[design/flow/run.sh]
#!/bin/bash
# the make line also repeats each setting of config.mk as NAME=value (left out here)
make -C /OpenROAD-flow-scripts/flow DESIGN_CONFIG=/design/flow/config.mk WORK_HOME=/design/flow/orfs CLKGATE_MAP_FILE= finish
[design/flow/config.mk]
export PLATFORM = sky130hd
export DESIGN_NAME = pit
export DESIGN_NICKNAME = pit
export VERILOG_FILES = /design/flow/design.v
export SDC_FILE = /design/flow/constraint.sdc
export NUM_CORES = 4
export LEC_CHECK = 0
export CAP_MARGIN = 20
export CORE_ASPECT_RATIO = 0.58
export CORE_MARGIN = 3
export CORE_UTILIZATION = 72
export GPL_ROUTABILITY_DRIVEN = 0
export MIN_ROUTING_LAYER = met1
export SETUP_SLACK_MARGIN = -0.01
export SLEW_MARGIN = 20
[design/flow/constraint.sdc]
create_clock -name core_clock -period 3.3 [get_ports {clk}]
set_input_delay 0.6600 -clock core_clock [delete_from_list [all_inputs] [get_ports {clk}]]
set_output_delay 0.6600 -clock core_clock [all_outputs]
set_load 0.01 [all_outputs]
[design/flow/design.v]
module pit_counter(
    input             clk,
    input             rst_n,
    input             clock,
    input             gate,
    output reg        out,
    input       [7:0] data_in,
    input             set_control_mode,
    input             latch_count,
    input             latch_status,
    input             write,
    input             read,
    output      [7:0] data_out
);
reg [2:0] mode;
always @(posedge clk) begin
    if(rst_n == 1'b0)         mode <= 3'd2;
    else if(set_control_mode) mode <= data_in[3:1];
end
reg bcd;
always @(posedge clk) begin
    if(rst_n == 1'b0)         bcd <= 1'd0;
    else if(set_control_mode) bcd <= data_in[0];
end
reg [1:0] rw_mode;
always @(posedge clk) begin
    if(rst_n == 1'b0)         rw_mode <= 2'd1;
    else if(set_control_mode) rw_mode <= data_in[5:4];
end
reg [7:0] counter_l;
always @(posedge clk) begin
    if(rst_n == 1'b0)                               counter_l <= 8'd0;
    else if(set_control_mode)                       counter_l <= 8'd0;
    else if(write && rw_mode == 2'd3 && ~msb_write) counter_l <= data_in;
    else if(write && rw_mode == 2'd1)               counter_l <= data_in;
end
reg [7:0] counter_m;
always @(posedge clk) begin
    if(rst_n == 1'b0)                               counter_m <= 8'd0;
    else if(set_control_mode)                       counter_m <= 8'd0;
    else if(write && rw_mode == 2'd3 && msb_write)  counter_m <= data_in;
    else if(write && rw_mode == 2'd2)               counter_m <= data_in;
end
reg [7:0] output_l;
always @(posedge clk) begin
    if(rst_n == 1'b0)                       output_l <= 8'd0;
    else if(latch_count && ~output_latched) output_l <= counter[7:0];
    else if(~output_latched)                output_l <= counter[7:0];
end
reg [7:0] output_m;
always @(posedge clk) begin
    if(rst_n == 1'b0)                       output_m <= 8'd0;
    else if(latch_count && ~output_latched) output_m <= counter[15:8];
    else if(~output_latched)                output_m <= counter[15:8];
end
reg output_latched;
always @(posedge clk) begin
    if(rst_n == 1'b0)                               output_latched <= 1'b0;
    else if(set_control_mode)                       output_latched <= 1'b0;
    else if(latch_count)                            output_latched <= 1'b1;
    else if(read && (rw_mode != 2'd3 || msb_read))  output_latched <= 1'b0;
end
reg null_counter;
always @(posedge clk) begin
    if(rst_n == 1'b0)                                null_counter <= 1'b0;
    else if(set_control_mode)                        null_counter <= 1'b1;
    else if(write && (rw_mode != 2'd3 || msb_write)) null_counter <= 1'b1;
    else if(load)                                    null_counter <= 1'b0;
end
reg msb_write;
always @(posedge clk) begin
    if(rst_n == 1'b0)                       msb_write <= 1'b0;
    else if(set_control_mode)               msb_write <= 1'b0;
    else if(write_pulse && rw_mode == 2'd3) msb_write <= ~msb_write;
end
reg msb_read;
always @(posedge clk) begin
    if(rst_n == 1'b0)                      msb_read <= 1'b0;
    else if(set_control_mode)              msb_read <= 1'b0;
    else if(read_pulse && rw_mode == 2'd3) msb_read <= ~msb_read;
end
reg [7:0] status;
always @(posedge clk) begin
    if(rst_n == 1'b0)                        status <= 8'd0;
    else if(latch_status && ~status_latched) status <= { out, null_counter, rw_mode, mode, bcd };
end
reg status_latched;
always @(posedge clk) begin
    if(rst_n == 1'b0)           status_latched <= 1'b0;
    else if(set_control_mode)   status_latched <= 1'b0;
    else if(latch_status)       status_latched <= 1'b1;
    else if(read)               status_latched <= 1'b0;
end
assign data_out =
    (status_latched)               ? status   :
    (rw_mode == 2'd3 && ~msb_read) ? output_l :
    (rw_mode == 2'd3 &&  msb_read) ? output_m :
    (rw_mode == 2'd1)              ? output_l :
                                     output_m;
reg two_byte_write;
always @(posedge clk) begin
    if(rst_n == 1'b0)                 two_byte_write <= 1'b0;
    else if(write && rw_mode == 2'd3) two_byte_write <= 1'b1;
    else if(set_control_mode || load) two_byte_write <= 1'b0;
end
reg set_control_mode_last;
always @(posedge clk) set_control_mode_last <= set_control_mode;
reg set_control_mode_pulse;
always @(posedge clk) set_control_mode_pulse <= set_control_mode_last & ~set_control_mode;
reg write_last;
always @(posedge clk) write_last <= write;
reg write_pulse;
always @(posedge clk) write_pulse <= write_last & ~write;
reg read_last;
always @(posedge clk) read_last <= read;
reg read_pulse;
always @(posedge clk) read_pulse <= read_last & ~read;
reg clock_last;
always @(posedge clk) clock_last <= clock;
reg clock_pulse;
always @(posedge clk) clock_pulse <= clock_last & ~clock;
reg gate_last;
always @(posedge clk) gate_last <= gate;
reg gate_sampled;
always @(posedge clk) begin
    if(rst_n == 1'b0)             gate_sampled <= 1'b0;
    else if(~clock_last && clock) gate_sampled <= gate;
end
reg trigger;
always @(posedge clk) begin
    if(rst_n == 1'b0)             trigger <= 1'b0;
    else if(~gate_last && gate)   trigger <= 1'b1;
    else if(~clock_last && clock) trigger <= 1'b0;
end
reg trigger_sampled;
always @(posedge clk) begin
    if(rst_n == 1'b0)            trigger_sampled <= 1'b0;
    else if(~clock_last & clock) trigger_sampled <= trigger;
end
always @(posedge clk) begin
    if(rst_n == 1'b0)                                                 out <= 1'b1;
    else if(set_control_mode_pulse && mode      == 3'd0)              out <= 1'b0;
    else if(set_control_mode_pulse && mode      == 3'd1)              out <= 1'b1;
    else if(set_control_mode_pulse && mode[1:0] == 2'd2)              out <= 1'b1;
    else if(set_control_mode_pulse && mode[1:0] == 2'd3)              out <= 1'b1;
    else if(set_control_mode_pulse && mode      == 3'd4)              out <= 1'b1;
    else if(set_control_mode_pulse && mode      == 3'd5)              out <= 1'b1;
    else if(mode      == 3'd0 && (load || two_byte_write))            out <= 1'b0;
    else if(mode      == 3'd0 && counter == 16'd1 && enable)          out <= 1'b1;
    else if(mode      == 3'd1 && load)                                out <= 1'b0;
    else if(mode      == 3'd1 && counter == 16'd1 && enable)          out <= 1'b1;
    else if(mode[1:0] == 2'd2 && ~gate)                               out <= 1'b1;
    else if(mode[1:0] == 2'd2 && load)                                out <= 1'b1;
    else if(mode[1:0] == 2'd2 && counter == 16'd2 && enable)          out <= 1'b0;
    else if(mode[1:0] == 2'd3 && ~gate)                               out <= 1'b1;
    else if(mode[1:0] == 2'd3 && load && loaded && ~trigger_sampled)  out <= ~out;
    else if(mode      == 3'd4 && counter == 16'd1 && enable)          out <= 1'b0;
    else if(mode      == 3'd4 && counter == 16'd0 && enable)          out <= 1'b1;
    else if(mode      == 3'd5 && counter == 16'd1 && enable)          out <= 1'b0;
    else if(mode      == 3'd5 && counter == 16'd0 && enable)          out <= 1'b1;
end
reg written;
always @(posedge clk) begin
    if(rst_n == 1'b0)                                    written <= 1'b0;
    else if(set_control_mode)                            written <= 1'b0;
    else if(write_pulse && rw_mode != 2'd3)              written <= 1'b1;
    else if(write_pulse && rw_mode == 2'd3 && msb_write) written <= 1'b1;
    else if(load)                                        written <= 1'b0;
end
reg control_set;
always @(posedge clk) begin
    if(rst_n == 1'b0)         control_set <= 1'b0;
    else if(set_control_mode) control_set <= 1'b1;
    else if(load)             control_set <= 1'b0;
end
reg loaded;
always @(posedge clk) begin
    if(rst_n == 1'b0)         loaded <= 1'b0;
    else if(set_control_mode) loaded <= 1'b0;
    else if(load)             loaded <= 1'b1;
end
wire load = 
    (mode      == 3'd0 &&   written) ||                  
    clock_pulse && (
    (mode      == 3'd1 &&   trigger_sampled) ||
    (mode[1:0] == 2'd2 && ((written && control_set) || trigger_sampled || (loaded && gate_sampled && counter == 16'd1))) ||
    (mode[1:0] == 2'd3 && ((written && control_set) || trigger_sampled || (loaded && gate_sampled && counter == ((counter_l[0] & out) ? 16'd0 : 16'd2)))) ||
    (mode      == 3'd4 &&   written) ||
    (mode      == 3'd5 && ((written && control_set) || loaded) && trigger_sampled)
);
wire enable = ~load && loaded && clock_pulse && (
    (mode      == 3'd0 && gate_sampled && ~two_byte_write) ||
    (mode      == 3'd1) ||
    (mode[1:0] == 2'd2 && gate_sampled) ||
    (mode[1:0] == 2'd3 && gate_sampled) ||
    (mode      == 3'd4 && gate_sampled) ||
    (mode      == 3'd5)
);
wire [15:0] counter_minus_1 =
    (bcd && !counter[15:0]) ? 16'h9999 :
    (bcd && !counter[11:0]) ? { counter[15:12] - 1'd1, 12'h999 } :
    (bcd && !counter[7:0])  ? { counter[15:8]  - 1'd1,   8'h99 } :
    (bcd && !counter[3:0])  ? { counter[15:4]  - 1'd1,    4'h9 } :
                                counter - 1'd1;
reg [15:0] counter;
always @(posedge clk) begin
    if(rst_n == 1'b0) counter <= 16'd0;
    else if(load)     counter <= {counter_m, counter_l[7:1], counter_l[0] & (mode[1:0] != 2'd3)};
    else if(enable)   counter <= counter_minus_1 - (mode[1:0] == 2'd3);
end
endmodule
module pit(
	input               clk,
	input               rst_n,
	output              irq,
	input       [2:0]   io_address,
	input               io_read,
	output reg  [7:0]   io_readdata,
	input               io_write,
	input       [7:0]   io_writedata,
	output              speaker_out,
	input      [27:0]   clock_rate
);
reg [27:0] clk_rate;
always @(posedge clk) clk_rate <= clock_rate;
reg ce_system_counter;
reg [27:0] sum;
always @(posedge clk) begin : system_counter
	reg [27:0] sum_next;
	sum_next = sum + 28'd2386362;  
	ce_system_counter <= 1'b0;
	if(rst_n == 1'b0) sum <= 28'd0;
	else if(sum_next >= clk_rate) begin
		sum <= sum_next - clk_rate;
		ce_system_counter <= 1'b1;
	end
	else sum <= sum_next;
end
reg system_clock;
always @(posedge clk) begin
    if(rst_n == 1'b0)           system_clock <= 1'b0;
    else if(ce_system_counter)  system_clock <= ~system_clock;
end
always @(posedge clk) if(io_read) io_readdata <=
    (io_read && io_address == 0) ? counter_0_readdata :
    (io_read && io_address == 1) ? counter_1_readdata :
    (io_read && io_address == 2) ? counter_2_readdata :
    (io_read && io_address[2])   ? { 2'b0, spk_out, counter_1_toggle, 2'b0, speaker_enable, speaker_gate } :
                                     8'd0;  
reg [5:0] counter_1_cnt;
always @(posedge clk) begin
    if(rst_n == 1'b0)                                       counter_1_cnt <= 6'd0;
    else if(ce_system_counter && counter_1_cnt == 6'd35)    counter_1_cnt <= 6'd0;
    else if(ce_system_counter)                              counter_1_cnt <= counter_1_cnt + 6'd1;
end
reg counter_1_toggle;
always @(posedge clk) begin
    if(rst_n == 1'b0)                                       counter_1_toggle <= 1'b0;
    else if(ce_system_counter && counter_1_cnt == 6'd35)    counter_1_toggle <= ~(counter_1_toggle);
end
reg speaker_gate;
always @(posedge clk) begin
    if(rst_n == 1'b0)                  speaker_gate <= 1'b0;
    else if(io_write && io_address[2]) speaker_gate <= io_writedata[0];
end
reg speaker_enable;
always @(posedge clk) begin
    if(rst_n == 1'b0)                  speaker_enable <= 1'b0;
    else if(io_write && io_address[2]) speaker_enable <= io_writedata[1];
end
assign speaker_out = spk_out & speaker_enable;
wire [7:0] counter_0_readdata;
wire [7:0] counter_1_readdata;
wire [7:0] counter_2_readdata;
pit_counter pit_counter_0(
    .clk                (clk),
    .rst_n              (rst_n),
    .clock              (system_clock),      
    .gate               (1'b1),              
    .out                (irq),               
    .data_in            (io_writedata),                                                                                                                                       
    .set_control_mode   (io_write && io_address == 3 && io_writedata[7:6] == 2'b00 && io_writedata[5:4] != 2'b00),                                                            
    .latch_count        (io_write && io_address == 3 && ((io_writedata[7:6] == 2'b00 && io_writedata[5:4] == 2'b00) || (io_writedata[7:5] == 3'b110 && io_writedata[1]))),    
    .latch_status       (io_write && io_address == 3 && io_writedata[7:6] == 2'b11 && io_writedata[4] == 1'b0 && io_writedata[1]),                                            
    .write              (io_write && io_address == 0),                                                                                                                        
    .read               (io_read  && io_address == 0),                                                                                                                        
    .data_out           (counter_0_readdata)     
);
pit_counter pit_counter_1(
    .clk                (clk),
    .rst_n              (rst_n),
    .clock              (system_clock),      
    .gate               (1'b1),              
    /*verilator lint_off PINNOCONNECT*/
    .out                (),                  
    /*verilator lint_on PINNOCONNECT*/
    .data_in            (io_writedata),                                                                                                                                       
    .set_control_mode   (io_write && io_address == 3 && io_writedata[7:6] == 2'b01 && io_writedata[5:4] != 2'b00),                                                            
    .latch_count        (io_write && io_address == 3 && ((io_writedata[7:6] == 2'b01 && io_writedata[5:4] == 2'b00) || (io_writedata[7:5] == 3'b110 && io_writedata[2]))),    
    .latch_status       (io_write && io_address == 3 && io_writedata[7:6] == 2'b11 && io_writedata[4] == 1'b0 && io_writedata[2]),                                            
    .write              (io_write && io_address == 1),                                                                                                                        
    .read               (io_read  && io_address == 1),                                                                                                                        
    .data_out           (counter_1_readdata)     
);
wire spk_out;
pit_counter pit_counter_2(
    .clk                (clk),
    .rst_n              (rst_n),
    .clock              (system_clock),      
    .gate               (speaker_gate),      
    .out                (spk_out),           
    .data_in            (io_writedata),                                                                                                                                       
    .set_control_mode   (io_write && io_address == 3 && io_writedata[7:6] == 2'b10 && io_writedata[5:4] != 2'b00),                                                            
    .latch_count        (io_write && io_address == 3 && ((io_writedata[7:6] == 2'b10 && io_writedata[5:4] == 2'b00) || (io_writedata[7:5] == 3'b110 && io_writedata[3]))),    
    .latch_status       (io_write && io_address == 3 && io_writedata[7:6] == 2'b11 && io_writedata[4] == 1'b0 && io_writedata[3]),                                            
    .write              (io_write && io_address == 2),                                                                                                                        
    .read               (io_read  && io_address == 2),                                                                                                                        
    .data_out           (counter_2_readdata)     
);
endmodule
==> results of run 1 <==
==> repair_timing <==
action | CTS | global route
resized | 49 | 99
endpoints found under the hold margin | 0 | 0
endpoints found under the setup margin | 29 | 39
buffers inserted | 14 | 27
hold buffers | 0 | 0
pin swaps | 33 | 30
cloned | 1 | 2
==> layer usage <==
metal | wire length [um] | vias to the layer above | part of all wire [%] | GRT usage [%]
met5 | 97 | - | 0.14 | 0
met4 | 6750 | 6 | 9.4 | 13.0
met3 | 13200 | 825 | 18 | 12.1
met2 | 27500 | 2229 | 38 | 61.6
met1 | 24200 | 8981 | 34 | 60.2
li1 | - | 7937 | - | -
==> cell type report <==
cell class              count  area (um2)
multi-input cells        1639       10900
flip-flops and latches    316        6410
repair buffers            251        2160
fillers                   937        2040
clock buffers              39         846
well taps                 308         385
inverters                  84         333
clock inverters            12         179
repair inverters            1        11.3
==> stage by stage <==
| stage | worst slack [ps] | hold slack, ps |
|---|---|---|
| 2_1_floorplan | -91.3 | 384 |
| 3_3_place_gp | -307 | 397 |
| 3_5_place_dp | -397 | 404 |
| 4_1_cts | -261 | 419 |
| 5_1_grt | -1130 | 441 |
| 6_report | -1250 | 425 |
==> impl_metrics.env, run 1 <==
# yosys + openroad results
export IMPL_drtPass1Iterations=20
export IMPL_final_util_pct=91.2
export IMPL_switching_power_mw=5.68
export IMPL_ys_types=85
export IMPL_rows=42
export IMPL_routedWlPerCell_um=27.1
export IMPL_drt_initial_drc_count=4760
export IMPL_rrSetupSlack_ps=-1250
export IMPL_die_area_um2=26200
export IMPL_swShare_pct=39.6
export IMPL_postRouteAntennaNets=0
export IMPL_p_total_mw=14.3
export IMPL_finalWorstSetupSlack_ps=-1250
export IMPL_adder_share_pct=4.28
export IMPL_rsz0062_at_grt="true"
export IMPL_syn_area_per_cell_um2=8.07
export IMPL_largest_area_cell="dfxtp_1"
export IMPL_cp_required_ps=3840
export IMPL_endpoint="sum[25]"
export IMPL_relSlewSlack_pct=25.2
export IMPL_via_count=19978
export IMPL_hp_class="flip-flop to flip-flop"
export IMPL_io_pins=53
export IMPL_crit_cells=17
export IMPL_hold_path_startpoint="system_clock"
export IMPL_period_needed_ps=4550
export IMPL_p_leak_nw=8.88
export IMPL_wl_um=71800
export IMPL_holdPathStages=0
export IMPL_grt_max_degree=67
export IMPL_yosysChipArea_um2=17400
export IMPL_rr_worst_depth=17
export IMPL_fp_util_pct=74.9
export IMPL_ys_sh_xor_pct=4.57
export IMPL_async_reset_ff_share_pct=0
export IMPL_critPathBufInv=1
export IMPL_fin_setup_tns_ps=-25620
export IMPL_tightest_slew_ps=1120
export IMPL_arrival_ps=5090
export IMPL_worst_setup_path_type="flip-flop to flip-flop"
export IMPL_ys_warn_count=2
export IMPL_routed_via_density=7.54
export IMPL_ir_drop_uv=1040
export IMPL_drc=0
export IMPL_maxSlewViolCount=0
export IMPL_p_int_mw=8.64
export IMPL_slowest_stage="nor3_1"
export IMPL_top_area_share_pct=35.4
export IMPL_grt_pass1_vias=16977
export IMPL_startpoint_type="flip-flop"
export IMPL_ys_sh_simple_pct=23.0
export IMPL_area_growth_pct=21.8
export IMPL_r2r_start="sum[2]"
export IMPL_pwr_share_comb_pct=43.9
export IMPL_flop_cell="dfxtp_1"
export IMPL_grt_overflow=0
export IMPL_comb_power_mw=6.29
export IMPL_topCellsByArea="dfxtp_1, mux2i_1, nor2_1"
export IMPL_clk_insertion_delay_late_ps=610
export IMPL_n_antenna_cell=0
export IMPL_crit_chain="ha_4, o41ai_4, a21oi_2, o21ai_2, nand2_2, nand3_1, xnor2_1, ha_1, nor3_1, o21ai_0, o21ai_2, a21boi_2, o41ai_2, a21boi_1, buf_4, o21ai_0, a32o_1"
export IMPL_die_h_um=125
export IMPL_edf_count=8
export IMPL_finClkSkew_ps=42.8
export IMPL_syn_cell_area_um2=17400
export IMPL_fmax_mhz=220
export IMPL_power_clock_fraction_pct=26.1
export IMPL_hold_violations=0
export IMPL_antenna_found_initial=2
export IMPL_grt_usage_pct=42.1
export IMPL_top_logic_kind="simple AND/OR/NAND/NOR gates"
export IMPL_design_area_um2=21200
export IMPL_p_seq_mw=4.30
export IMPL_setup_viol=30
export IMPL_grt_pass1_wl_um=90300
export IMPL_critPathTopFamily="AND-OR/OR-AND gates"
export IMPL_htree_levels=1
export IMPL_die_width_um=210
export IMPL_root_buffer="clkbuf_16"
export IMPL_crit_path_start="sum[2]"
export IMPL_seq_area_frac_synth_pct=36.7
export IMPL_cts_buffer_depth=3
export IMPL_post_route_period_util_pct=138
export IMPL_ys_sh_mux_pct=8.65
export IMPL_clock_sinks=316
export IMPL_final_nets=2424
export IMPL_dp_hpwl_um=38300
export IMPL_endpoint_kind="flip-flop"
export IMPL_openroad_warnings=41
export IMPL_cap_violations=0
export IMPL_top_cell="dfxtp_1"
export IMPL_synthAoiAreaFrac_pct=18.2
export IMPL_cts_tree="yes"
export IMPL_port_buffer_count=52
export IMPL_placed_cells=2559
export IMPL_seq_power_share_pct=30.0
export IMPL_place_area_um2=19200
export IMPL_critPathMaxStageDelay_ps=660
export IMPL_powerDensity_nw_per_um2=674
export IMPL_p_clk_mw=3.73
export IMPL_syn_nets=2264
export IMPL_status="failed layout checks"
export IMPL_coreArea_um2=23300
export IMPL_fin_cells=2650
export IMPL_path_max_fanout=4
export IMPL_hold_end="pit_counter_2.clock_last"
export IMPL_power_leader="combinational cells"
export IMPL_common_cells="dfxtp_1, nor2_1, nand2_1"
export IMPL_path_clk_slew_ps=80
export IMPL_r2r_end="sum[25]"
export IMPL_yosys_cells=2162
export IMPL_numCtsBuffers=29
export IMPL_netlist_instances=2162
export IMPL_ys_ff=316
export IMPL_violations="setup timing"
==> inputs of run 2 (changes only) <==
CELL_PAD_IN_SITES_GLOBAL_PLACEMENT = 0   (was default)
CORE_ASPECT_RATIO = default   (was 0.58)
CORE_MARGIN = 2   (was 3)
CORE_UTILIZATION = 69   (was 72)
GPL_ROUTABILITY_DRIVEN = 1   (was 0)
GPL_TIMING_DRIVEN = 1   (was default)
MIN_ROUTING_LAYER = default   (was met1)
PLACE_DENSITY_LB_ADDON = 0.17   (was default)
SETUP_SLACK_MARGIN = 0.71   (was -0.01)
SLEW_MARGIN = 30   (was 20)
clock period = 7.11 ns   (was 3.3 ns; I/O delays follow)
==> run 2 against run 1 <==
Against the previous run:
- now clean on timing, DRC and antenna
- die size rose by 1.4%
- clock power is 45% lower
- largest power group is now clock
- combinational power is 77% lower
- highest routed layer is now met4
- first-iteration DRC count down 61%
- register-to-register slack improved by 3500 ps
==> impl_metrics.env, run 2 <==
# yosys + openroad results
export IMPL_status="no timing/DRC/antenna violations"
export IMPL_tightest_slew_ps=991
export IMPL_edf_count=8
export IMPL_routed_via_density=6.37
export IMPL_openroad_warnings=36
export IMPL_postRouteAntennaNets=0
export IMPL_clk_insertion_delay_late_ps=530
export IMPL_routedWlPerCell_um=18.6
export IMPL_top_logic_kind="simple AND/OR/NAND/NOR gates"
export IMPL_post_route_period_util_pct=68.1
export IMPL_fmax_mhz=207
export IMPL_power_leader="clock"
export IMPL_slowest_stage="o41ai_1"
export IMPL_fillers=1830
export IMPL_wl_um=46500
export IMPL_r2r_end="sum[24]"
export IMPL_rr_worst_depth=16
export IMPL_grt_overflow=0
export IMPL_hold_path_startpoint="system_clock"
export IMPL_area_growth_pct=10.9
export IMPL_adder_share_pct=4.28
export IMPL_topCellsByArea="dfxtp_1, mux2i_1, nor2_1"
export IMPL_grt_max_degree=72
export IMPL_ys_sh_mux_pct=8.65
export IMPL_final_util_pct=77.5
export IMPL_period_needed_ps=4840
export IMPL_grt_usage_pct=34.5
export IMPL_yosysChipArea_um2=17400
export IMPL_syn_area_per_cell_um2=8.07
export IMPL_drt_initial_drc_count=1851
export IMPL_holdPathStages=0
export IMPL_grt_pass1_vias=14855
export IMPL_comb_power_mw=1.44
export IMPL_cap_violations=0
export IMPL_switching_power_mw=1.67
export IMPL_die_width_um=163
export IMPL_path_clk_slew_ps=60
export IMPL_antenna_found_initial=0
export IMPL_flop_cell="dfxtp_1"
export IMPL_yosys_cells=2162
export IMPL_die_h_um=163
export IMPL_top_area_share_pct=35.4
export IMPL_clock_sinks=316
export IMPL_htree_levels=2
export IMPL_cp_required_ps=7570
export IMPL_swShare_pct=30.7
export IMPL_coreArea_um2=25000
export IMPL_fin_setup_tns_ps=0
export IMPL_syn_nets=2264
export IMPL_fin_cells=2499
export IMPL_netlist_instances=2162
export IMPL_die_area_um2=26600
export IMPL_async_reset_ff_share_pct=0
export IMPL_largest_area_cell="dfxtp_1"
export IMPL_via_count=15919
export IMPL_startpoint_type="flip-flop"
export IMPL_ys_ff=316
export IMPL_syn_cell_area_um2=17400
export IMPL_critPathBufInv=2
export IMPL_hold_violations=0
export IMPL_path_max_fanout=33
export IMPL_p_clk_mw=2.06
export IMPL_p_int_mw=3.79
export IMPL_hp_class="flip-flop to flip-flop"
export IMPL_hold_buffers=0
export IMPL_ys_warn_count=2
export IMPL_crit_path_start="sum[1]"
export IMPL_crit_chain="ha_1, o41ai_1, a21oi_1, o21ai_0, nand2_1, xor2_1, ha_1, a21oi_1, o21ai_0, a22oi_1, nand3b_1, a21oi_2, buf_4, inv_1, nor2_1, a22o_1"
export IMPL_placed_cells=2436
export IMPL_dp_hpwl_um=31800
export IMPL_cts_tree="yes"
export IMPL_powerDensity_nw_per_um2=282
export IMPL_numCtsBuffers=34
export IMPL_p_seq_mw=1.95
export IMPL_io_pins=53
export IMPL_grt_pass1_wl_um=74800
export IMPL_fp_util_pct=69.9
export IMPL_ys_sh_xor_pct=4.57
export IMPL_root_buffer="clkbuf_16"
export IMPL_common_cells="dfxtp_1, nor2_1, nand2_1"
export IMPL_pwr_share_comb_pct=26.4
export IMPL_worst_setup_path_type="flip-flop to flip-flop"
export IMPL_synthAoiAreaFrac_pct=18.2
export IMPL_p_leak_nw=7.94
export IMPL_r2r_start="sum[1]"
export IMPL_crit_cells=16
export IMPL_rows=58
export IMPL_gp_congestion=0.950
export IMPL_cts_buffer_depth=3
export IMPL_ys_sh_simple_pct=23.0
export IMPL_setup_viol=0
export IMPL_seq_power_share_pct=35.8
export IMPL_final_nets=2245
export IMPL_relSlewSlack_pct=33.9
export IMPL_drtPass1Iterations=6
export IMPL_ys_types=85
export IMPL_drc=0
export IMPL_hold_end="pit_counter_2.clock_last"
export IMPL_critPathMaxStageDelay_ps=630
export IMPL_port_buffer_count=52
export IMPL_power_clock_fraction_pct=37.8
export IMPL_arrival_ps=5300
export IMPL_endpoint_kind="flip-flop"
export IMPL_maxSlewViolCount=0
export IMPL_rrSetupSlack_ps=2270
export IMPL_n_antenna_cell=0
export IMPL_cts_resized_gates=0
export IMPL_finClkSkew_ps=25.4
export IMPL_cts_setup_buffers=0
export IMPL_ir_drop_uv=404
export IMPL_rsz0062_at_grt="false"
export IMPL_top_cell="dfxtp_1"
export IMPL_seq_area_frac_synth_pct=36.7
export IMPL_endpoint="sum[24]"
export IMPL_critPathTopFamily="AND-OR/OR-AND gates"
[run 2: stage by stage]
step                      area (um2)  worst slack, ps  hold WS (ps)  power (mW)
final                          19300             2270           415        5.46
after global routing           19300             1750           432        5.71
after CTS                      19300             2310           413        5.45
after detailed placement       18000             2290           405        3.40
after global placement         18000             2500           395        3.37
after floorplan                17400             3230           384        3.07
[run 2: metal layers]
layer	global-route usage, %	vias up	wire length, um
li1	-	7607	-
met1	47.4	7468	20100
met2	56.2	730	21100
met3	4.66	114	4000
met4	11.7	0	1280
met5	0	-	0
[run 2: area by class of cell]
class                           instances  area, um2  share of cell area, %
Clock inverter                         15        327                   1.69
Multi-Input combinational cell       1639      10300                   53.0
Sequential cell                       316       6410                   33.1
Inverter                               84        318                   1.64
Timing Repair Buffer                   68        636                   3.29
Tap cell                              330        413                   2.13
Clock buffer                           47        983                   5.08
==> inputs of run 3 (changes only) <==
CELL_PAD_IN_SITES_GLOBAL_PLACEMENT = default   (was 0)
CORE_UTILIZATION = 58   (was 69)
GPL_ROUTABILITY_DRIVEN = default   (was 1)
GPL_TIMING_DRIVEN = default   (was 1)
PLACE_DENSITY_LB_ADDON = default   (was 0.17)
SETUP_SLACK_MARGIN = default   (was 0.71)
SLEW_MARGIN = 20   (was 30)
clock period = 5.04 ns   (was 7.11 ns; I/O delays follow)
==> run 3 against run 2 <==
Against the previous run:
- worst hold slack worse by 10 ps
- via count decreased by 2.8%
- area after synthesis is the same
- clock-buffer cell count is 8 higher
- synthesized cell count unchanged
- combinational power is 39% higher
- critical path depth unchanged
- maximum frequency up 7.5%
- first-iteration DRC count decreased by 30%
- die size grew 18%
- register-to-register slack got worse by 1700 ps
- clock power rose by 36%
==> impl_metrics.env, run 3 <==
# yosys + openroad results
export IMPL_syn_cell_area_um2=17400
export IMPL_hold_violations=0
export IMPL_endpoint="sum[22]"
export IMPL_htree_levels=2
export IMPL_post_route_period_util_pct=89.3
export IMPL_coreArea_um2=29600
export IMPL_cts_tree="yes"
export IMPL_setup_viol=0
export IMPL_critPathBufInv=1
export IMPL_async_reset_ff_share_pct=0
export IMPL_hold_buffers=0
export IMPL_yosys_cells=2162
export IMPL_cap_violations=0
export IMPL_critPathMaxStageDelay_ps=650
export IMPL_flop_cell="dfxtp_1"
export IMPL_drtPass1Iterations=5
export IMPL_hold_ws_ps=405
export IMPL_topCellsByArea="dfxtp_1, mux2i_1, nor2_1"
export IMPL_finClkSkew_ps=16.6
export IMPL_synthAoiAreaFrac_pct=18.2
export IMPL_crit_path_start="sum[1]"
export IMPL_switching_power_mw=2.34
export IMPL_ys_warn_count=2
export IMPL_status="no timing/DRC/antenna violations"
export IMPL_power_leader="clock"
export IMPL_holdPathStages=0
export IMPL_syn_area_per_cell_um2=8.07
export IMPL_arrival_ps=4920
export IMPL_top_area_share_pct=35.4
export IMPL_die_h_um=177
export IMPL_path_clk_slew_ps=60
export IMPL_swShare_pct=31.0
export IMPL_grt_pass1_vias=14092
export IMPL_p_int_mw=5.22
export IMPL_rsz0062_at_grt="false"
export IMPL_die_width_um=177
export IMPL_critPathTopFamily="AND-OR/OR-AND gates"
export IMPL_relSlewSlack_pct=26.2
export IMPL_fillers=2566
export IMPL_powerDensity_nw_per_um2=388
export IMPL_p_leak_nw=7.98
export IMPL_via_count=15478
export IMPL_ys_sh_mux_pct=8.65
export IMPL_area_growth_pct=11.6
export IMPL_adder_share_pct=4.28
export IMPL_p_clk_mw=2.80
export IMPL_openroad_warnings=38
export IMPL_routedWlPerCell_um=18.2
export IMPL_ys_types=85
export IMPL_common_cells="dfxtp_1, nor2_1, nand2_1"
export IMPL_maxSlewViolCount=0
export IMPL_port_buffer_count=52
export IMPL_die_area_um2=31500
export IMPL_p_seq_mw=2.77
export IMPL_clock_sinks=316
export IMPL_pwr_share_comb_pct=26.4
export IMPL_endpoint_kind="flip-flop"
export IMPL_power_clock_fraction_pct=37.0
export IMPL_hold_end="pit_counter_2.clock_last"
export IMPL_hold_path_startpoint="system_clock"
export IMPL_largest_area_cell="dfxtp_1"
export IMPL_top_logic_kind="simple AND/OR/NAND/NOR gates"
export IMPL_crit_cells=16
export IMPL_drc=0
export IMPL_cts_resized_gates=0
export IMPL_yosysChipArea_um2=17400
export IMPL_worst_setup_path_type="flip-flop to flip-flop"
export IMPL_n_antenna_cell=0
export IMPL_fin_setup_tns_ps=0
export IMPL_r2r_end="sum[22]"
export IMPL_tightest_slew_ps=1100
export IMPL_ys_sh_simple_pct=23.0
export IMPL_comb_power_mw=2.00
export IMPL_grt_pass1_wl_um=74400
export IMPL_design_area_um2=19500
export IMPL_postRouteAntennaNets=0
export IMPL_fmax_mhz=222
export IMPL_path_max_fanout=16
export IMPL_grt_usage_pct=29.2
export IMPL_final_nets=2254
export IMPL_placed_cells=2503
export IMPL_slowest_stage="a2111oi_1"
export IMPL_cts_setup_buffers=0
export IMPL_syn_nets=2264
export IMPL_top_cell="dfxtp_1"
export IMPL_wl_um=46900
export IMPL_fin_cells=2570
export IMPL_period_needed_ps=4500
export IMPL_hp_class="flip-flop to flip-flop"
export IMPL_io_pins=53
export IMPL_r2r_start="sum[1]"
export IMPL_gp_congestion=0.879
export IMPL_grt_max_degree=73
export IMPL_crit_chain="a2111oi_1, o21ai_0, a31o_2, a21o_1, a21oi_1, nor2_1, xor2_1, ha_1, nand2_1, nor4_1, a21oi_1, nand3b_1, a21oi_2, inv_1, nor2_1, a22o_1"
export IMPL_rows=63
export IMPL_ys_ff=316
export IMPL_antenna_found_initial=0
export IMPL_cp_required_ps=5450
export IMPL_dp_hpwl_um=32800
export IMPL_rr_worst_depth=16
export IMPL_cts_buffer_depth=3
export IMPL_ys_sh_xor_pct=4.57
export IMPL_seq_area_frac_synth_pct=36.7
export IMPL_netlist_instances=2162
export IMPL_ir_drop_uv=468
export IMPL_grt_overflow=0
export IMPL_startpoint_type="flip-flop"
export IMPL_numCtsBuffers=37
export IMPL_place_area_um2=18200
export IMPL_fp_util_pct=58.8
export IMPL_root_buffer="clkbuf_16"
export IMPL_edf_count=8
export IMPL_seq_power_share_pct=36.6
export IMPL_rrSetupSlack_ps=540
export IMPL_clk_insertion_delay_late_ps=520
export IMPL_drt_initial_drc_count=1299
export IMPL_routed_via_density=6.02
==> run 3: final cells by class <==
type	instances	area [um2]	share of cell area [%]
tap	390	488	2.51
timing repair buffer	74	698	3.59
sequential	316	6410	32.9
clock buffer	55	1130	5.78
clock inverter	12	170	0.874
multi-input combinational	1639	10300	52.7
inverter	84	318	1.63
==> run 3: routing by layer <==
metal / track usage [%] / vias up / share of wire [%]
met5: 0 / - / 0
met4: 7.00 / 0 / 2.0
met3: 4.99 / 70 / 7.0
met2: 45.5 / 485 / 44
met1: 42.0 / 7300 / 47
li1: - / 7623 / -
==> run 3: through the flow <==
step | utilization [%] | setup WS, ps | power (mW)
final | 65.7 | 538 | 7.56
after global routing | 65.7 | 133 | 7.93
after CTS | 65.7 | 521 | 7.57
after detailed placement | 61.3 | 573 | 4.76
after global placement | 61.3 | 712 | 4.75
after floorplan | - | 1160 | 4.33
==> inputs of run 4 (changes only) <==
CELL_PAD_IN_SITES_GLOBAL_PLACEMENT = 1   (was default)
CORE_MARGIN = 8   (was 2)
CORE_UTILIZATION = 46   (was 58)
CTS_CLUSTER_SIZE = 78   (was default)
GPL_TIMING_DRIVEN = 0   (was default)
HOLD_SLACK_MARGIN = 0.14   (was default)
MAX_ROUTING_LAYER = met5   (was default)
PLACE_DENSITY_LB_ADDON = 0.25   (was default)
SETUP_SLACK_MARGIN = -0.18   (was default)
clock period = 5.08 ns   (was 5.04 ns; I/O delays follow)
==> run 4 against run 3 <==
Against the previous run:
- still clean
- die size rose by 41%
- clock power fell by 6%
- area after synthesis stayed put
- via count increased by 4.1%
- critical path depth increased by 1
- synthesized cell count unchanged
- non-clock buffer count grew 99
- critical path type unchanged
- largest cell class unchanged
==> impl_metrics.env, run 4 <==
# yosys + openroad results
export IMPL_status="no timing/DRC/antenna violations"
export IMPL_path_max_fanout=10
export IMPL_p_int_mw=5.01
export IMPL_crit_cells=17
export IMPL_path_clk_slew_ps=60
export IMPL_tightest_slew_ps=1090
export IMPL_final_util_pct=52.8
export IMPL_adder_share_pct=4.28
export IMPL_p_leak_nw=7.99
export IMPL_numCtsBuffers=36
export IMPL_p_seq_mw=2.74
export IMPL_grtUsageMet1_pct=32.7
export IMPL_drc=0
export IMPL_switching_power_mw=2.37
export IMPL_top_cell="dfxtp_1"
export IMPL_hold_ws_ps=432
export IMPL_yosys_cells=2162
export IMPL_routedWlPerCell_um=19.4
export IMPL_die_h_um=211
export IMPL_finalWorstSetupSlack_ps=289
export IMPL_die_width_um=211
export IMPL_endpoint_kind="flip-flop"
export IMPL_wl_um=54100
export IMPL_seq_area_frac_synth_pct=36.7
export IMPL_topCellsByArea="dfxtp_1, mux2i_1, nor2_1"
export IMPL_endpoint="sum[15]"
export IMPL_rows=71
export IMPL_arrival_ps=5160
export IMPL_grt_usage_pct=23.8
export IMPL_top_logic_kind="simple AND/OR/NAND/NOR gates"
export IMPL_gp_congestion=0.897
export IMPL_critPathTopFamily="AND-OR/OR-AND gates"
export IMPL_finClkSkew_ps=26.3
export IMPL_power_leader="registers"
export IMPL_area_growth_pct=13.4
export IMPL_antenna_found_initial=0
export IMPL_comb_power_mw=2.02
export IMPL_port_buffer_count=50
export IMPL_common_cells="dfxtp_1, nor2_1, nand2_1"
export IMPL_htree_levels=2
export IMPL_cts_tree="yes"
export IMPL_postRouteAntennaNets=0
export IMPL_ys_sh_simple_pct=23.0
export IMPL_yosysChipArea_um2=17400
export IMPL_seq_power_share_pct=37.1
export IMPL_syn_cell_area_um2=17400
export IMPL_grt_pass1_vias=15086
export IMPL_syn_area_per_cell_um2=8.07
export IMPL_critPathMostFrequentCell="a21oi_1"
export IMPL_edf_count=8
export IMPL_synthAoiAreaFrac_pct=18.2
export IMPL_r2r_start="sum[1]"
export IMPL_place_ws_ps=-287
export IMPL_busiest_layer="met2"
export IMPL_coreArea_um2=37500
export IMPL_hold_end="pit_counter_1.set_control_mode_pulse"
export IMPL_ir_drop_uv=358
export IMPL_period_needed_ps=4790
export IMPL_fp_util_pct=46.5
export IMPL_critPathMaxStageDelay_ps=460
export IMPL_grt_pass1_wl_um=84200
export IMPL_design_area_um2=19800
export IMPL_die_area_um2=44400
export IMPL_crit_path_start="sum[1]"
export IMPL_use_met3_pct=5.01
export IMPL_hp_class="flip-flop to flip-flop"
export IMPL_cts_buffer_depth=3
export IMPL_relSlewSlack_pct=27.0
export IMPL_flop_cell="dfxtp_1"
export IMPL_worst_setup_path_type="flip-flop to flip-flop"
export IMPL_async_reset_ff_share_pct=0
export IMPL_hold_violations=0
export IMPL_grt_max_degree=14
export IMPL_largest_area_cell="dfxtp_1"
export IMPL_via_count=16110
export IMPL_placed_cells=2723
export IMPL_root_buffer="clkbuf_16"
export IMPL_netlist_instances=2162
export IMPL_routed_via_density=5.78
export IMPL_p_clk_mw=2.62
export IMPL_startpoint_type="flip-flop"
export IMPL_holdPathStages=1
export IMPL_cts_setup_buffers=0
export IMPL_critPathBufInv=2
export IMPL_setup_viol=0
export IMPL_hold_path_startpoint="pit_counter_1.set_control_mode_last"
export IMPL_maxSlewViolCount=0
export IMPL_use_met2_pct=37.4
export IMPL_ys_warn_count=2
export IMPL_ys_types=85
export IMPL_clk_insertion_delay_late_ps=550
export IMPL_clock_sinks=316
export IMPL_r2r_end="sum[15]"
export IMPL_final_nets=2352
export IMPL_powerDensity_nw_per_um2=373
export IMPL_n_antenna_cell=0
export IMPL_ys_sh_xor_pct=4.57
export IMPL_syn_nets=2264
export IMPL_fin_setup_tns_ps=0
export IMPL_p_total_mw=7.38
export IMPL_top_area_share_pct=35.4
export IMPL_dp_hpwl_um=39800
export IMPL_fin_cells=2787
export IMPL_crit_chain="ha_1, o41ai_2, a21oi_1, o221a_2, or2_1, nand4_1, xnor2_1, ha_1, a21o_1, a21o_1, a21oi_1, o21ai_0, a21oi_2, inv_1, clkbuf_2, o21ai_0, a21oi_1"
export IMPL_ys_ff=316
export IMPL_pwr_share_comb_pct=27.4
export IMPL_rr_worst_depth=17
export IMPL_cp_required_ps=5450
export IMPL_ys_sh_mux_pct=8.65
export IMPL_drtPass1Iterations=5
export IMPL_openroad_warnings=36
export IMPL_grt_overflow=0
export IMPL_fmax_mhz=209
export IMPL_place_area_um2=18600
export IMPL_drt_initial_drc_count=1297
export IMPL_io_pins=53
export IMPL_post_route_period_util_pct=94.3
export IMPL_swShare_pct=32.1
export IMPL_rrSetupSlack_ps=290
export IMPL_power_clock_fraction_pct=35.5
export IMPL_slowest_stage="o41ai_2"
export IMPL_cap_violations=0
-- run 4: final cells by class --
cell class | instances | area (um2)
buffer | 123 | 478
timing repair buffer | 50 | 500
clock inverter | 10 | 136
fill | 3710 | 17700
sequential | 316 | 6410
inverter | 84 | 315
clock buffer | 54 | 1040
tap | 511 | 639
multi-input combinational | 1639 | 10300
-- run 4: what timing repair did --
item | 4_1_cts | 5_1_grt
setup endpoints to repair | 12 | 25
hold buffers | 0 | 0
gates resized | 1 | 6
-- run 4: layer usage --
layer,vias to the layer above,routed length (um)
met5,-,0
met3,82,4070
met2,536,23900
li1,7818,-
met1,7674,25000
met4,0,1170
==> inputs of run 5 (changes only) <==
ABC_AREA = 1   (was default)
CELL_PAD_IN_SITES_GLOBAL_PLACEMENT = default   (was 1)
CORE_MARGIN = 2   (was 8)
CORE_UTILIZATION = 72   (was 46)
CTS_CLUSTER_DIAMETER = 69   (was default)
CTS_CLUSTER_SIZE = default   (was 78)
GPL_ROUTABILITY_DRIVEN = 0   (was default)
GPL_TIMING_DRIVEN = default   (was 0)
HOLD_SLACK_MARGIN = default   (was 0.14)
MAX_ROUTING_LAYER = default   (was met5)
PLACE_DENSITY_LB_ADDON = 0.13   (was 0.25)
SETUP_SLACK_MARGIN = default   (was -0.18)
clock period = 3.55 ns   (was 5.08 ns; I/O delays follow)
==> run 5 against run 4 <==
Against the previous run:
- the layout now fails its checks (setup timing)
- worst hold slack worse by 36 ps
- combinational power up 110%
- non-clock buffer count down 61
- critical path depth up 11
- sequential power up 46%
- total power up 64%
- register-to-register slack worse by 690 ps
- core utilization up 31 points
==> impl_metrics.env, run 5 <==
# yosys + openroad results
export IMPL_status="failed layout checks"
export IMPL_violations="setup timing"
export IMPL_io_pins=53
export IMPL_cts_buffer_depth=3
export IMPL_wl_um=56100
export IMPL_final_nets=2678
export IMPL_ys_types=65
export IMPL_p_seq_mw=3.99
export IMPL_seq_power_share_pct=33.0
export IMPL_crit_path_start="sum[1]"
export IMPL_ys_ff=316
export IMPL_comb_power_mw=4.26
export IMPL_place_area_um2=18500
export IMPL_power_clock_fraction_pct=31.8
export IMPL_top_logic_kind="simple AND/OR/NAND/NOR gates"
export IMPL_clk_insertion_delay_late_ps=540
export IMPL_place_ws_ps=-85.9
export IMPL_endpoint="sum[16]"
export IMPL_edf_count=8
export IMPL_p_clk_mw=3.84
export IMPL_path_clk_slew_ps=60
export IMPL_numCtsBuffers=35
export IMPL_pwr_share_comb_pct=35.2
export IMPL_switching_power_mw=4.44
export IMPL_synthAoiAreaFrac_pct=17.6
export IMPL_met2WireLength_um=25000
export IMPL_met1_length_um=20900
export IMPL_fmax_mhz=253
export IMPL_maxSlewViolCount=0
export IMPL_n_antenna_cell=0
export IMPL_highest_layer="met4"
export IMPL_root_buffer="clkbuf_16"
export IMPL_grt_overflow=0
export IMPL_p_leak_nw=9.01
export IMPL_openroad_warnings=37
export IMPL_powerDensity_nw_per_um2=597
export IMPL_ys_sh_mux_pct=0.286
export IMPL_ys_warn_count=2
export IMPL_coreArea_um2=24100
export IMPL_drc=0
export IMPL_yosysChipArea_um2=17500
export IMPL_critPathTopFamily="simple AND/OR/NAND/NOR gates"
export IMPL_critPathMostFrequentCell="nand2_2"
export IMPL_async_reset_ff_share_pct=0
export IMPL_hold_buffers=0
export IMPL_netlist_instances=2494
export IMPL_grt_max_degree=63
export IMPL_via_count=18646
export IMPL_postRouteAntennaNets=0
export IMPL_flop_cell="dfxtp_1"
export IMPL_r2r_end="sum[16]"
export IMPL_syn_area_per_cell_um2=7.02
export IMPL_dp_hpwl_um=35500
export IMPL_rsz0062_at_grt="true"
export IMPL_critPathBufInv=4
export IMPL_finalWorstSetupSlack_ps=-406
export IMPL_hp_class="flip-flop to flip-flop"
export IMPL_slowest_stage="dfxtp_4"
export IMPL_yosys_cells=2494
export IMPL_grt_pass1_wl_um=82100
export IMPL_antenna_found_initial=1
export IMPL_fp_util_pct=72.7
export IMPL_port_buffer_count=52
export IMPL_swShare_pct=36.7
export IMPL_setup_viol=29
export IMPL_endpoint_kind="flip-flop"
export IMPL_syn_nets=2596
export IMPL_rrSetupSlack_ps=-410
export IMPL_rr_worst_depth=28
export IMPL_design_area_um2=20300
export IMPL_post_route_period_util_pct=111
export IMPL_arrival_ps=4380
export IMPL_power_leader="combinational cells"
export IMPL_holdPathStages=2
export IMPL_path_max_fanout=8
export IMPL_p_int_mw=7.65
export IMPL_startpoint_type="flip-flop"
export IMPL_worst_setup_path_type="flip-flop to flip-flop"
export IMPL_hold_end="pit_counter_2.write_pulse"
export IMPL_ys_sh_xor_pct=4.40
export IMPL_crit_cells=28
export IMPL_hold_violations=0
export IMPL_critPathMaxStageDelay_ps=380
export IMPL_tightest_slew_ps=817
export IMPL_die_area_um2=25600
export IMPL_drt_initial_drc_count=2766
export IMPL_clock_sinks=316
export IMPL_r2r_start="sum[1]"
export IMPL_cts_tree="yes"
export IMPL_htree_levels=2
export IMPL_die_h_um=160
export IMPL_grt_usage_pct=38.9
export IMPL_seq_area_frac_synth_pct=36.6
export IMPL_rows=57
export IMPL_cp_required_ps=3970
export IMPL_grt_pass1_vias=17014
export IMPL_routedWlPerCell_um=19.2
export IMPL_routed_via_density=6.37
export IMPL_common_cells="nand2_1, dfxtp_1, inv_1"
export IMPL_top_cell="nand2_1"
export IMPL_hold_path_startpoint="pit_counter_2.write_last"
export IMPL_largest_area_cell="dfxtp_1"
export IMPL_die_width_um=160
export IMPL_period_needed_ps=3960
export IMPL_syn_cell_area_um2=17500
export IMPL_ys_sh_simple_pct=28.1
export IMPL_dr_wl_met3_um=5920
export IMPL_top_area_share_pct=35.2
export IMPL_area_growth_pct=15.6
export IMPL_adder_share_pct=4.26
export IMPL_topCellsByArea="dfxtp_1, nand2_1, a21oi_1"
export IMPL_cap_violations=0
export IMPL_drtPass1Iterations=10
export IMPL_relSlewSlack_pct=45.3
export IMPL_ir_drop_uv=800
export IMPL_finClkSkew_ps=24.7
==> run 5: metrics by stage <==
stage	power, mW	setup TNS, ps	hold slack, ps	util [%]	std cells
global placement	7.03	0	393	76.7	2847
CTS	11.0	0	392	81.8	2909
finish	12.1	-7810	397	84.0	2925
detailed placement	7.14	-312	401	76.7	2847
global route	12.4	-10160	424	84.0	2925
floorplan	6.22	0	364	-	2494
==> run 5: layer usage <==
layer,track usage (%),vias to the layer above
met5,0,-
met3,6.52,389
met2,63.4,1382
met4,22.4,0
met1,49.1,8472
li1,-,8403
==> run 5: final cells by class <==
class / instances / area, um2
multi-input combinational: 1784 / 9940
sequential: 316 / 6410
fill: 1489 / 3850
inverter: 327 / 1240
clock buffer: 51 / 1070
timing repair buffer: 112 / 1030
tap: 324 / 405
clock inverter: 11 / 143
==> run 5: what timing repair did <==
| action | CTS | global route |
|---|---|---|
| resized | 10 | 98 |
| hold endpoints to repair | 0 | 0 |
| gates cloned | 0 | 3 |
| setup endpoints to repair | 19 | 29 |
| setup buffers | 0 | 13 |
| pin swaps | 1 | 29 |
==> inputs of run 6 (changes only) <==
ABC_AREA = default   (was 1)
CORE_ASPECT_RATIO = 0.71   (was default)
CTS_CLUSTER_DIAMETER = default   (was 69)
CTS_CLUSTER_SIZE = 72   (was default)
GPL_ROUTABILITY_DRIVEN = default   (was 0)
PLACE_DENSITY = 0.67   (was default)
PLACE_DENSITY_LB_ADDON = default   (was 0.13)
SETUP_SLACK_MARGIN = 1.41   (was default)
TNS_END_PERCENT = 5   (was default)
clock period = 9.45 ns   (was 3.55 ns; I/O delays follow)
==> run 6 against run 5 <==
Against the previous run:
- now clean on timing, DRC and antenna
- synthesized cell count down 13%
- final cell count down 15%
- global-route usage is 1.2 points lower
- highest routed layer unchanged
==> impl_metrics.env, run 6 <==
# yosys + openroad results
export IMPL_arrival_ps=5570
export IMPL_postRouteAntennaNets=0
export IMPL_relSlewSlack_pct=26.2
export IMPL_drt_initial_drc_count=2053
export IMPL_startpoint_type="flip-flop"
export IMPL_openroad_warnings=38
export IMPL_syn_nets=2264
export IMPL_p_leak_nw=7.81
export IMPL_p_int_mw=2.61
export IMPL_comb_area_um2=10300
export IMPL_power_leader="registers"
export IMPL_hp_class="flip-flop to flip-flop"
export IMPL_largest_area_cell="dfxtp_1"
export IMPL_path_max_fanout=36
export IMPL_critPathMaxStageDelay_ps=690
export IMPL_endpoint_kind="flip-flop"
export IMPL_crit_chain="a2111oi_1, o21ai_0, a31o_2, a21o_1, a21oi_1, nor2_1, xor2_1, ha_1, nand2_1, nor4_1, a21oi_1, nand3b_1, a21oi_2, buf_4, inv_1, o21ai_0, o211a_1"
export IMPL_fp_util_pct=74.1
export IMPL_grt_pass1_vias=15143
export IMPL_htree_levels=1
export IMPL_cts_buffer_depth=3
export IMPL_rsz0062_at_grt="false"
export IMPL_fmax_mhz=195
export IMPL_tightest_slew_ps=1090
export IMPL_ys_sh_mux_pct=8.65
export IMPL_place_area_um2=18000
export IMPL_post_route_period_util_pct=54.1
export IMPL_cts_resized_gates=0
export IMPL_drc=0
export IMPL_coreArea_um2=23500
export IMPL_setup_viol=0
export IMPL_worst_setup_path_type="flip-flop to flip-flop"
export IMPL_powerDensity_nw_per_um2=203
export IMPL_die_area_um2=25500
export IMPL_crit_path_start="sum[1]"
export IMPL_topCellsByArea="dfxtp_1, mux2i_1, nor2_1"
export IMPL_status="no timing/DRC/antenna violations"
export IMPL_flop_cell="dfxtp_1"
export IMPL_ys_sh_simple_pct=23.0
export IMPL_clk_insertion_delay_late_ps=560
export IMPL_cap_violations=0
export IMPL_adder_share_pct=4.28
export IMPL_holdPathStages=0
export IMPL_syn_cell_area_um2=17400
export IMPL_rrSetupSlack_ps=4330
export IMPL_drtPass1Iterations=6
export IMPL_routedWlPerCell_um=19.6
export IMPL_via_count=16316
export IMPL_crit_cells=17
export IMPL_r2r_end="sum[26]"
export IMPL_rr_worst_depth=17
export IMPL_hold_path_startpoint="system_clock"
export IMPL_ys_types=85
export IMPL_hold_end="pit_counter_2.clock_last"
export IMPL_root_buffer="clkbuf_16"
export IMPL_path_clk_slew_ps=70
export IMPL_die_width_um=189
export IMPL_hold_violations=0
export IMPL_top_area_share_pct=35.4
export IMPL_grt_pass1_wl_um=78200
export IMPL_common_cells="dfxtp_1, nor2_1, nand2_1"
export IMPL_grt_overflow=0
export IMPL_top_logic_kind="simple AND/OR/NAND/NOR gates"
export IMPL_slowest_stage="a2111oi_1"
export IMPL_ys_sh_xor_pct=4.57
export IMPL_yosysChipArea_um2=17400
export IMPL_critPathBufInv=2
export IMPL_edf_count=8
export IMPL_switching_power_mw=1.26
export IMPL_seq_power_share_pct=38.3
export IMPL_synthAoiAreaFrac_pct=18.2
export IMPL_final_nets=2239
export IMPL_gp_congestion=0.924
export IMPL_flop_area_um2=6410
export IMPL_top_cell="dfxtp_1"
export IMPL_cts_tree="yes"
export IMPL_yosys_cells=2162
export IMPL_r2r_start="sum[1]"
export IMPL_ys_ff=316
export IMPL_die_h_um=135
export IMPL_p_clk_mw=1.29
export IMPL_wl_um=48600
export IMPL_finClkSkew_ps=11.9
export IMPL_netlist_instances=2162
export IMPL_endpoint="sum[26]"
export IMPL_p_total_mw=3.87
export IMPL_fin_setup_tns_ps=0
export IMPL_antenna_found_initial=0
export IMPL_period_needed_ps=5120
export IMPL_ys_warn_count=2
export IMPL_critPathTopFamily="AND-OR/OR-AND gates"
export IMPL_io_pins=53
export IMPL_clock_sinks=316
export IMPL_cts_setup_buffers=0
export IMPL_cp_required_ps=9910
export IMPL_final_util_pct=81.1
export IMPL_grt_max_degree=88
export IMPL_numCtsBuffers=29
export IMPL_fillers=1606
export IMPL_power_clock_fraction_pct=33.4
export IMPL_design_area_um2=19100
export IMPL_port_buffer_count=52
export IMPL_dp_hpwl_um=33300
export IMPL_comb_power_mw=1.10
export IMPL_pwr_share_comb_pct=28.3
export IMPL_area_growth_pct=9.33
export IMPL_seq_area_frac_synth_pct=36.7
export IMPL_grt_usage_pct=37.8
export IMPL_syn_area_per_cell_um2=8.07
export IMPL_swShare_pct=32.6
export IMPL_async_reset_ff_share_pct=0
export IMPL_ir_drop_uv=218
export IMPL_n_antenna_cell=0
export IMPL_maxSlewViolCount=0
export IMPL_p_seq_mw=1.48
export IMPL_routed_via_density=6.59
export IMPL_rows=47
export IMPL_hold_buffers=0
==> run 6: stage by stage <==
| stage | cells | setup slack (ps) | hold WS (ps) |
|---|---|---|---|
| after global placement | 2424 | 4630 | 396 |
| after floorplan | 2162 | 5570 | 384 |
| after CTS | 2476 | 4500 | 413 |
| after global routing | 2476 | 4070 | 426 |
| after detailed placement | 2424 | 4540 | 406 |
| final | 2476 | 4330 | 417 |
==> run 6: area by class of cell <==
type                       count  area share [%]
sequential                   316            33.6
inverter                      84            1.67
multi-input combinational   1639            53.8
clock inverter                12            1.05
clock buffer                  40            4.45
timing repair buffer          67            3.32
tap                          318            2.09
==> run 6: layer usage <==
| layer | GRT usage [%] | share of wire (%) | vias up |
|---|---|---|---|
| li1 | - | - | 7604 |
| met1 | 54.5 | 43 | 7632 |
| met2 | 57.7 | 43 | 969 |
| met3 | 8.03 | 12 | 111 |
| met4 | 9.72 | 2.2 | 0 |
| met5 | 0 | 0 | - |
==> inputs of run 7 (changes only) <==
CORE_ASPECT_RATIO = default   (was 0.71)
CTS_CLUSTER_DIAMETER = 69   (was default)
CTS_CLUSTER_SIZE = default   (was 72)
PLACE_DENSITY = default   (was 0.67)
PLACE_DENSITY_LB_ADDON = 0.13   (was default)
SETUP_SLACK_MARGIN = default   (was 1.41)
TNS_END_PERCENT = default   (was 5)
clock period = 4.55 ns   (was 9.45 ns; I/O delays follow)
==> run 7 against run 6 <==
Against the previous run:
- still clean on timing, DRC and antenna
- via count fell by 0.99%
- routed wire length fell by 2.8%
- critical path depth fell by 1
- first-iteration DRC count fell by 9.4%
- total power rose by 110%
- worst hold slack got worse by 3.5 ps
- clock power rose by 130%
- global-route usage fell by 1.6 points
- synthesized cell count did not move
- die size barely moved
- clock-buffer cell count rose by 10
- largest cell class unchanged
==> impl_metrics.env, run 7 <==
# yosys + openroad results
export IMPL_cts_tree="yes"
export IMPL_syn_area_per_cell_um2=8.07
export IMPL_ys_sh_simple_pct=23.0
export IMPL_syn_nets=2264
export IMPL_die_h_um=160
export IMPL_hold_path_startpoint="system_clock"
export IMPL_coreArea_um2=23600
export IMPL_ys_warn_count=2
export IMPL_ys_ff=316
export IMPL_drc=0
export IMPL_hold_buffers=0
export IMPL_met1_length_um=19900
export IMPL_p_seq_mw=3.06
export IMPL_drt_initial_drc_count=1860
export IMPL_yosys_cells=2162
export IMPL_pwr_share_comb_pct=27.7
export IMPL_post_route_period_util_pct=92.9
export IMPL_numCtsBuffers=35
export IMPL_die_area_um2=25500
export IMPL_largest_area_cell="dfxtp_1"
export IMPL_tightest_slew_ps=1020
export IMPL_power_clock_fraction_pct=35.4
export IMPL_port_buffer_count=52
export IMPL_arrival_ps=4630
export IMPL_p_leak_nw=7.95
export IMPL_adder_share_pct=4.28
export IMPL_swShare_pct=31.9
export IMPL_wl_um=47200
export IMPL_maxSlewViolCount=0
export IMPL_powerDensity_nw_per_um2=430
export IMPL_path_max_fanout=8
export IMPL_slowest_stage="a2111oi_1"
export IMPL_common_cells="dfxtp_1, nor2_1, nand2_1"
export IMPL_top_logic_kind="simple AND/OR/NAND/NOR gates"
export IMPL_drtPass1Iterations=6
export IMPL_dr_wl_met3_um=4480
export IMPL_netlist_instances=2162
export IMPL_endpoint_kind="flip-flop"
export IMPL_endpoint="sum[25]"
export IMPL_grt_pass1_wl_um=76800
export IMPL_dp_hpwl_um=32500
export IMPL_rsz0062_at_grt="false"
export IMPL_startpoint_type="flip-flop"
export IMPL_final_nets=2258
export IMPL_grt_max_degree=54
export IMPL_openroad_warnings=36
export IMPL_cts_resized_gates=0
export IMPL_rows=56
export IMPL_htree_levels=2
export IMPL_crit_cells=16
export IMPL_ys_sh_xor_pct=4.57
export IMPL_top_cell="dfxtp_1"
export IMPL_async_reset_ff_share_pct=0
export IMPL_placed_cells=2438
export IMPL_comb_power_mw=2.30
export IMPL_holdPathStages=0
export IMPL_critPathMaxStageDelay_ps=480
export IMPL_switching_power_mw=2.65
export IMPL_r2r_end="sum[25]"
export IMPL_rrSetupSlack_ps=320
export IMPL_routedWlPerCell_um=18.9
export IMPL_ys_types=85
export IMPL_worst_setup_path_type="flip-flop to flip-flop"
export IMPL_cap_violations=0
export IMPL_hp_class="flip-flop to flip-flop"
export IMPL_cts_setup_buffers=0
export IMPL_power_leader="registers"
export IMPL_postRouteAntennaNets=0
export IMPL_p_clk_mw=2.94
export IMPL_highest_layer="met4"
export IMPL_fp_util_pct=73.9
export IMPL_flop_cell="dfxtp_1"
export IMPL_syn_cell_area_um2=17400
export IMPL_root_buffer="clkbuf_16"
export IMPL_fmax_mhz=237
export IMPL_critPathBufInv=1
export IMPL_ys_sh_mux_pct=8.65
export IMPL_n_antenna_cell=0
export IMPL_path_clk_slew_ps=60
export IMPL_hold_violations=0
export IMPL_topCellsByArea="dfxtp_1, mux2i_1, nor2_1"
export IMPL_p_total_mw=8.31
export IMPL_top_area_share_pct=35.4
export IMPL_io_pins=53
export IMPL_fin_cells=2499
export IMPL_routed_via_density=6.46
export IMPL_die_width_um=160
export IMPL_status="no timing/DRC/antenna violations"
export IMPL_grt_overflow=0
export IMPL_edf_count=8
export IMPL_ir_drop_uv=563
export IMPL_gp_congestion=0.946
export IMPL_clock_sinks=316
export IMPL_rr_worst_depth=16
export IMPL_area_growth_pct=10.7
export IMPL_grt_usage_pct=36.2
export IMPL_grt_pass1_vias=15230
export IMPL_synthAoiAreaFrac_pct=18.2
export IMPL_r2r_start="sum[1]"
export IMPL_yosysChipArea_um2=17400
export IMPL_period_needed_ps=4230
export IMPL_setup_viol=0
export IMPL_seq_power_share_pct=36.9
export IMPL_clk_insertion_delay_late_ps=520
export IMPL_fin_setup_tns_ps=0
export IMPL_p_int_mw=5.65
export IMPL_seq_area_frac_synth_pct=36.7
export IMPL_finClkSkew_ps=12.2
export IMPL_crit_chain="a2111oi_1, buf_4, o21ai_0, nor2b_1, o21a_1, nor2_1, xor2_1, ha_1, a211oi_1, nor2_1, o21ai_1, a21boi_0, o41ai_1, a21boi_0, or3_1, a32o_1"
export IMPL_cp_required_ps=4960
export IMPL_cts_buffer_depth=3
export IMPL_relSlewSlack_pct=32.0
export IMPL_via_count=16155
export IMPL_hold_end="pit_counter_2.clock_last"
export IMPL_met2WireLength_um=21500
export IMPL_hold_ws_ps=413
export IMPL_critPathTopFamily="AND-OR/OR-AND gates"
export IMPL_antenna_found_initial=0
export IMPL_crit_path_start="sum[1]"
==> run 7: per-layer routing <==
layer	vias up	global-route usage, %
met2	865	58.2
met5	-	0
met1	7532	49.7
met4	0	13.3
li1	7636	-
met3	122	5.27
==> run 7: metrics by stage <==
stage / setup WS (ps) / util (%) / instance area, um2
after CTS: 357 / 81.8 / 19300
final: 323 / 81.8 / 19300
after global placement: 524 / 76.7 / 18100
after floorplan: 670 / - / 17400
after detailed placement: 393 / 76.7 / 18100
after global routing: 28.6 / 81.8 / 19300
==> run 7: final cells by class <==
class                      instances  area [um2]
sequential                       316        6410
inverter                          84         318
tap                              319         399
timing repair buffer              80         743
multi-input combinational       1639       10300
clock buffer                      50        1020
fill                            1571        4300
clock inverter                    11         168
==> inputs of run 8 (changes only) <==
ABC_AREA = 1   (was default)
CELL_PAD_IN_SITES_DETAIL_PLACEMENT = 1   (was default)
CORE_MARGIN = 4   (was 2)
CORE_UTILIZATION = 20   (was 72)
CTS_CLUSTER_DIAMETER = default   (was 69)
CTS_CLUSTER_SIZE = 45   (was default)
MAX_ROUTING_LAYER = met5   (was default)
PLACE_DENSITY_LB_ADDON = 0.06   (was 0.13)
SLEW_MARGIN = 40   (was 20)
clock period = 4.22 ns   (was 4.55 ns; I/O delays follow)
==> run 8 against run 7 <==
Against the previous run:
- routed wire length grew 48%
- sequential power up 8.5%
- clock-buffer cell count up 11
- critical endpoint is now sum[22]
- critical path depth grew 9
- final cell count rose by 50%
- total power rose by 24%
- still clean
- largest cell class unchanged
- register-to-register slack hardly changed
- worst hold slack got worse by 4.8 ps
==> impl_metrics.env, run 8 <==
# yosys + openroad results
export IMPL_status="no timing/DRC/antenna violations"
export IMPL_fin_setup_tns_ps=0
export IMPL_p_clk_mw=3.95
export IMPL_io_pins=53
export IMPL_async_reset_ff_share_pct=0
export IMPL_tightest_slew_ps=828
export IMPL_port_buffer_count=52
export IMPL_yosys_cells=2494
export IMPL_adder_share_pct=4.26
export IMPL_drc=0
export IMPL_clock_sinks=316
export IMPL_common_cells="nand2_1, dfxtp_1, inv_1"
export IMPL_hold_violations=0
export IMPL_ys_types=65
export IMPL_cts_tree="yes"
export IMPL_crit_path_start="sum[3]"
export IMPL_r2r_start="sum[3]"
export IMPL_period_needed_ps=3910
export IMPL_openroad_warnings=36
export IMPL_startpoint_type="flip-flop"
export IMPL_setup_viol=0
export IMPL_path_clk_slew_ps=60
export IMPL_die_h_um=304
export IMPL_power_leader="clock"
export IMPL_slowest_stage="dfxtp_1"
export IMPL_routedWlPerCell_um=18.7
export IMPL_r2r_end="sum[22]"
export IMPL_rrSetupSlack_ps=310
export IMPL_ys_sh_mux_pct=0.286
export IMPL_grt_max_degree=69
export IMPL_htree_levels=2
export IMPL_syn_area_per_cell_um2=7.02
export IMPL_critPathMaxStageDelay_ps=370
export IMPL_critPathTopFamily="simple AND/OR/NAND/NOR gates"
export IMPL_fillers=10545
export IMPL_path_max_fanout=7
export IMPL_yosysChipArea_um2=17500
export IMPL_fp_util_pct=20.2
export IMPL_ys_warn_count=2
export IMPL_swShare_pct=35.8
export IMPL_p_leak_nw=8.97
export IMPL_die_area_um2=92400
export IMPL_numCtsBuffers=45
export IMPL_die_width_um=304
export IMPL_post_route_period_util_pct=92.6
export IMPL_arrival_ps=4380
export IMPL_switching_power_mw=3.70
export IMPL_hold_end="pit_counter_2.clock_last"
export IMPL_power_clock_fraction_pct=38.3
export IMPL_p_seq_mw=3.32
export IMPL_synthAoiAreaFrac_pct=17.6
export IMPL_top_area_share_pct=35.2
export IMPL_coreArea_um2=86900
export IMPL_comb_area_um2=9680
export IMPL_area_growth_pct=20.6
export IMPL_dp_hpwl_um=52900
export IMPL_fmax_mhz=256
export IMPL_grt_usage_pct=14.7
export IMPL_cp_required_ps=4690
export IMPL_top_cell="nand2_1"
export IMPL_ys_sh_xor_pct=4.40
export IMPL_routed_via_density=4.45
export IMPL_crit_cells=25
export IMPL_antenna_found_initial=1
export IMPL_syn_nets=2596
export IMPL_pwr_share_comb_pct=29.6
export IMPL_cts_buffer_depth=3
export IMPL_gp_congestion=0.813
export IMPL_endpoint="sum[22]"
export IMPL_rr_worst_depth=25
export IMPL_p_total_mw=10.3
export IMPL_cap_violations=0
export IMPL_worst_setup_path_type="flip-flop to flip-flop"
export IMPL_grt_pass1_vias=17531
export IMPL_top_logic_kind="simple AND/OR/NAND/NOR gates"
export IMPL_ys_ff=316
export IMPL_final_nets=2658
export IMPL_final_util_pct=24.3
export IMPL_syn_cell_area_um2=17500
export IMPL_p_int_mw=6.63
export IMPL_ir_drop_uv=276
export IMPL_edf_count=8
export IMPL_hold_ws_ps=408
export IMPL_drtPass1Iterations=5
export IMPL_endpoint_kind="flip-flop"
export IMPL_flop_area_um2=6410
export IMPL_ys_sh_simple_pct=28.1
export IMPL_wl_um=70000
export IMPL_flop_cell="dfxtp_1"
export IMPL_postRouteAntennaNets=0
export IMPL_powerDensity_nw_per_um2=489
export IMPL_holdPathStages=0
export IMPL_root_buffer="clkbuf_16"
export IMPL_largest_area_cell="dfxtp_1"
export IMPL_clk_insertion_delay_late_ps=590
export IMPL_relSlewSlack_pct=44.6
export IMPL_critPathMostFrequentCell="nand2_1"
export IMPL_seq_power_share_pct=32.2
export IMPL_maxSlewViolCount=0
export IMPL_grt_overflow=0
export IMPL_seq_area_frac_synth_pct=36.6
export IMPL_finClkSkew_ps=40.5
export IMPL_netlist_instances=2494
export IMPL_hold_path_startpoint="system_clock"
export IMPL_via_count=16665
export IMPL_rows=108
export IMPL_topCellsByArea="dfxtp_1, nand2_1, a21oi_1"
export IMPL_grt_pass1_wl_um=107000
export IMPL_critPathBufInv=5
export IMPL_comb_power_mw=3.06
export IMPL_hp_class="flip-flop to flip-flop"
export IMPL_drt_initial_drc_count=742
## run 8: cell type report
cell class | instances | share of cell area [%]
multi-input cells | 1783 | 45.8
flip-flops and latches | 316 | 30.3
well taps | 1155 | 6.84
clock buffers | 61 | 6.19
inverters | 327 | 5.89
repair buffers | 83 | 3.92
clock inverters | 16 | 1.01
diodes | 1 | 0.0118
## run 8: routing by layer
layer / global-route usage [%] / share of wire (%)
met1: 20.9 / 50
met2: 24.0 / 45
met3: 1.87 / 3.0
met4: 3.09 / 1.6
met5: 0 / 0
## run 8: metrics by stage
step | area, um2 | cells | setup slack, ps
detailed placement | 19400 | 3659 | 78.2
CTS | 20900 | 3736 | 44.4
global route | 21100 | 3741 | -63.5
floorplan | 17500 | 2494 | 885
finish | 21100 | 3742 | 310
global placement | 19400 | 3659 | 181
## run 8: timing repair
item / 4_1_cts / 5_1_grt
setup buffers: 0 / 2
resized: 0 / 23
hold buffers: 0 / 0
endpoints found under the setup margin: 0 / 29
Power and IR drop assume default switching activity.
